## job 6154
Design calculator, start of the top module:
module calculator (input CLOCK_50,
							input RESET,
							input KEYPRESSED,
							input [3:0] KEYCODE,
							input [3:0] KEY,
							output [0:6] HEX0, HEX1, HEX2, HEX3, HEX4, HEX5, HEX6, HEX7
							);
		wire clockmain = CLOCK_50;
		wire rst = RESET;
		wire [3:0] keycode = KEYCODE;
		wire keystrobe;
		wire load_A, load_B;
		wire bksp_A, bksp_B;
		posedgetrigger keypressedge (.clock(clockmain), .rst(rst), .signal(KEYPRESSED), .strobe(keystrobe));
		wire dig_strobe, reset_strobe, ex_strobe, op_strobe, sub_strobe;
		wire [3:0] dig_code;
		wire [1:0] op_code;
		inputhandler keypad (
			.keystrobe(keystrobe),
			.keycode(keycode),
			.dig_strobe(dig_strobe),
			.reset_strobe(reset_strobe),
			.ex_strobe(ex_strobe),
			.op_strobe(op_strobe),
			.sub_strobe(sub_strobe),
			.dig_code(dig_code),
			.op_code(op_code)
		);
		wire bksp_strobe, MS_strobe, MR_strobe, MC_strobe;
		PBhandler PB (
			.KEY(KEY),
			.clock(clockmain),
			.rst(rst),
			.bksp_strobe(bksp_strobe),
			.MS_strobe(MS_strobe),
			.MR_strobe(MR_strobe),
			.MC_strobe(MC_strobe)
		);
		wire [1:0] display_select;
		wire load_op, reset_state, execute, load_A_mem, load_B_mem, load_mem, clear_mem;
		control FSM (
			.dig_in(dig_strobe),
			.reset_in(reset_strobe),
			.ex_in(ex_strobe),
			.op_in(op_strobe),
			.bksp_in(bksp_strobe),
			.MS_in(MS_strobe),
			.MR_in(MR_strobe),
			.MC_in(MC_strobe),
			.sub_in(sub_strobe),
			.clock(clockmain),
			.rst(rst),
			.bksp_A(bksp_A),
			.bksp_B(bksp_B),
			.load_A(load_A),
			.load_B(load_B),
			.load_mem(load_mem),
			.clear_mem(clear_mem),
			.load_A_mem(load_A_mem),
			.load_B_mem(load_B_mem),
			.load_op(load_op),
			.reset_out(reset_state),
			.execute(execute),  
			.display_select(display_select)
		);
		wire[31:0] reg_A, reg_B;
		wire [31:0] memory_selected, memory_stored;
		bcdreg operand_A (.clock(clockmain), .rst(rst),
							.digit(dig_code),
							.load(load_A),
							.bksp(bksp_A),
							.clear(reset_state),
  ...
Size in the first run: about 67 I/O pins, ~0.051 mm2 of cells after synthesis.
Settings: LEC_CHECK=0, ABC_AREA=1, CAP_MARGIN=20, CORE_ASPECT_RATIO=0.79, CORE_MARGIN=2, CORE_UTILIZATION=40, SETUP_SLACK_MARGIN=1.74, SLEW_MARGIN=25; clock period 50.0 ns.
run.sh (not shown) runs the stock make flow with config.mk's settings and CLKGATE_MAP_FILE=.
For job 963, these inputs were changed with respect to job 6154:
Settings: SLEW_MARGIN changed from 25 to 20; CORE_ASPECT_RATIO removed (was 0.79); SETUP_SLACK_MARGIN changed from 1.74 to 5.0; the clock period (ns, I/O delays scaled along) changed from 50.0 to 38.4.
Findings:
Hold slack was higher in job 6154 than in job 963. On die size, job 6154 and job 963 are neck and neck. Count of plain and timing-repair buffers in job 963 is 54% above job 6154. Job 963 went all the way through the flow, and no timing, DRC or antenna check failed.
### job 963 -> job 1836
Settings: changing CORE_UTILIZATION from 40 to 65; setting MAX_ROUTING_LAYER to met4 for the first time; removing SETUP_SLACK_MARGIN (formerly 5.0); changing the clock period (ns, I/O delays scaled along) from 38.4 to 30.7.
Notes after the runs:
Worst endpoint data arrival time: job 1836 lower than job 963
Run comparison: job 963 timing startpoint of the critical path operand_A.bcdreg[4]$_SDFFE_PP1P_; job 1836 timing startpoint of the critical path operand_A.bcdreg[1]$_SDFFE_PP1P_
Count of clock-buffer cells in the layout for job 1836 is lower than for job 963.
Compared with job 963, job 1836 shows a higher worst hold slack.
Of job 1836 and job 963, it is job 1836 that has the higher ratio of final minimum period to clock period.
Y dimension of the die (higher): job 963
~same final standard cell area without fillers in job 963 and job 1836
When job 1836 is measured against job 963, its final worst setup slack turns out 5.93 ns lower.
Edits applied to the flow inputs when going from job 1836 to job 6457:
Settings: CTS_CLUSTER_SIZE: unset -> 95; CORE_UTILIZATION: 65 -> 66; MAX_ROUTING_LAYER: met4 -> unset; the clock period (ns, I/O delays scaled along): 30.7 -> 71.7.
Results
| non-clock buffer count | job 6457 vs job 1836 | 159 lower |. Delta (job 6457 minus job 1836): total number of sequential cells has remained practically unchanged. Job 6457 closes out successfully: all stages finished, all timing, DRC and antenna checks passed. Re global-route usage: job 1836 was higher than job 6457. Per the comparison of job 6457 with job 1836, wire length on met2 now sits lower; share of the clock period used by the worst path after layout has decreased; sequential share of layout area moved up.
Input-level comparison between job 6707 and job 6457:
Settings: a deleted CTS_CLUSTER_SIZE that had been 95; a change of CORE_UTILIZATION from 66 to 71; an added MAX_ROUTING_LAYER of met4; a change of the clock period (ns, I/O delays scaled along) from 71.7 to 24.2.
==> comparison <==
Job 6707 did not make it past 5_1_grt, where a tool error ended it. Routability congestion estimate from global placement ended up 7.5% higher on job 6707 than on job 6457. Placement row count: job 6707 vs job 6457 down 3. Pre-CTS setup slack: job 6707 vs job 6457 down 38.22 ns. Job 6707 against job 6457: top-level I/O count flat, clock sink count level, HPWL after detailed placement rose by about 8%. Job 6707 improves on job 6457 in area of the chip. In job 6707, number of resized instances in the post-cts repair step is higher than in job 6457.

Starting RTL as in the previous note.
clock: 27.5 ns
lec_check: 0
abc_area: 1
cap_margin: 20
core_margin: 7
core_utilization: 44
cts_cluster_size: 78
gpl_timing_driven: 1
hold_slack_margin: 0.3
min_routing_layer: met1
place_density_lb_addon: 0.18
setup_slack_margin: 5.0
slew_margin: 25
The starting point produced a clean layout.
==> next run, changes <==
==> flow/config.mk (replaced) <==
export PLATFORM = sky130hd
export DESIGN_NAME = calculator
export DESIGN_NICKNAME = calculator
export VERILOG_FILES = /design/flow/design.v
export SDC_FILE = /design/flow/constraint.sdc
export NUM_CORES = 4
export LEC_CHECK = 0
export ABC_AREA = 1
export CAP_MARGIN = 20
export CORE_MARGIN = 2
export CORE_UTILIZATION = 69
export SLEW_MARGIN = 20
==> flow/constraint.sdc (replaced) <==
create_clock -name core_clock -period 37.2 [get_ports {CLOCK_50}]
set_input_delay 7.4400 -clock core_clock [delete_from_list [all_inputs] [get_ports {CLOCK_50}]]
set_output_delay 7.4400 -clock core_clock [all_outputs]
set_load 0.01 [all_outputs]
Register-to-register slack gets better by 2.8 ns. Routed wire length came out lower by about 6.6%. Synthesized area does not change. Non-clock buffer count came out lower by 518. Setup slack gets better by 2.8 ns. Via count came out lower by about 0.37%. Cell count came out lower by 9.9%. Global-route usage came out higher by 15 points.
==> next run, changes <==
--- a/flow/config.mk
+++ b/flow/config.mk
@@ -9,4 +9,5 @@
 export CAP_MARGIN = 20
 export CORE_MARGIN = 2
-export CORE_UTILIZATION = 69
+export CORE_UTILIZATION = 65
+export MAX_ROUTING_LAYER = met4
 export SLEW_MARGIN = 20
==> flow/constraint.sdc (replaced) <==
create_clock -name core_clock -period 31.3 [get_ports {CLOCK_50}]
set_input_delay 6.2600 -clock core_clock [delete_from_list [all_inputs] [get_ports {CLOCK_50}]]
set_output_delay 6.2600 -clock core_clock [all_outputs]
set_load 0.01 [all_outputs]
Effect: The new run completed without violations. Final cell count climbs by 2.2%. Design area climbs by 2.5%. Worst setup slack degrades by 1.3 ns.
==> next run, changes <==
--- a/flow/config.mk
+++ b/flow/config.mk
@@ -9,5 +9,4 @@
 export CAP_MARGIN = 20
 export CORE_MARGIN = 2
-export CORE_UTILIZATION = 65
-export MAX_ROUTING_LAYER = met4
+export CORE_UTILIZATION = 40
 export SLEW_MARGIN = 20
==> flow/constraint.sdc (replaced) <==
create_clock -name core_clock -period 50.0 [get_ports {CLOCK_50}]
set_input_delay 10.0000 -clock core_clock [delete_from_list [all_inputs] [get_ports {CLOCK_50}]]
set_output_delay 10.0000 -clock core_clock [all_outputs]
set_load 0.01 [all_outputs]
Result:
- global-route usage fell by 15 points
- setup slack gets better by 11 ns
- via count fell by 4.4%
- routed wire length is about the same

== v16 ==
Starting RTL as in the previous note.
## calculator
module calculator (input CLOCK_50,
							input RESET,
							input KEYPRESSED,
							input [3:0] KEYCODE,
							input [3:0] KEY,
							output [0:6] HEX0, HEX1, HEX2, HEX3, HEX4, HEX5, HEX6, HEX7
							);
clock: 28.6 ns
lec_check: 0
abc_area: 1
cap_margin: 0
core_margin: 2
core_utilization: 72
cts_cluster_diameter: 256
max_routing_layer: met4
setup_slack_margin: 3.58
slew_margin: 20
For v16, the flow was terminated by a tool error in 5_1_grt and produced no final design.
For v11, these inputs were changed with respect to v16:
Settings: a change of CORE_UTILIZATION from 72 to 44; a deleted CTS_CLUSTER_DIAMETER that had been 256; a deleted SETUP_SLACK_MARGIN that had been 3.58; a change of CAP_MARGIN from 0 to 20; a deleted MAX_ROUTING_LAYER that had been met4; a change of the clock period (ns, I/O delays scaled along) from 28.6 to 33.3.
Notes after the runs:
v11 vs. v16: detailed placer's ending HPWL rose by 4100 um; overall die height rose by 28%; standard cell area after detailed placement fell by 630 sq um; number of placed instances, taps included rose by 486.
Die outline area ends up higher on v11.
Comparing share of the core filled by cells before placement for v16 and v11, the bigger number came from v16.
Relative to v16, post-placement worst setup slack has gone up in v11.
Re die width: v16 and v11 aren't equal, and the lower value belongs to v16.
Delta(number of CTS-inserted buffers, v11 - v16) > 0
Status | v16 and v11 | clean except v16
The flow ended early for v16: it failed with a tool error in 5_1_grt.
Edits applied to the flow inputs when going from v11 to v50:
Settings: a change of CORE_UTILIZATION from 44 to 62; an added CTS_CLUSTER_SIZE of 96; a change of the clock period (ns, I/O delays scaled along) from 33.3 to 21.4.
Results
- Changes observed in v50 relative to v11: wire length has increased; final design instance area without fill increased by 18% relative to the old numbers.
- v50 finished all stages; however, its layout fails the closing checks, the failures being negative setup slack.
- The logic area number comes out higher for v50 vs v11.
- Average via count per standard cell on v50 is up relative to v11.
For v41, these inputs were changed with respect to v50:
Settings: PLACE_DENSITY now 0.94, previously not set; CTS_CLUSTER_SIZE now 34, was 96; CORE_UTILIZATION now 70, was 62; SETUP_SLACK_MARGIN now 4.0, previously not set.
[summary]
- What ended v41 was a tool error in 5_1_grt; the run never finished.
- Placement-stage cell area shrinks slightly when moving from v50 to v41.
- As far as number of buffers added to fix hold violations after cts goes, v41 and v50 are indistinguishable; the numbers are identical.
- Share of synthesized cell area in full adder, half adder and majority cells came out exactly the same in v50 and v41.
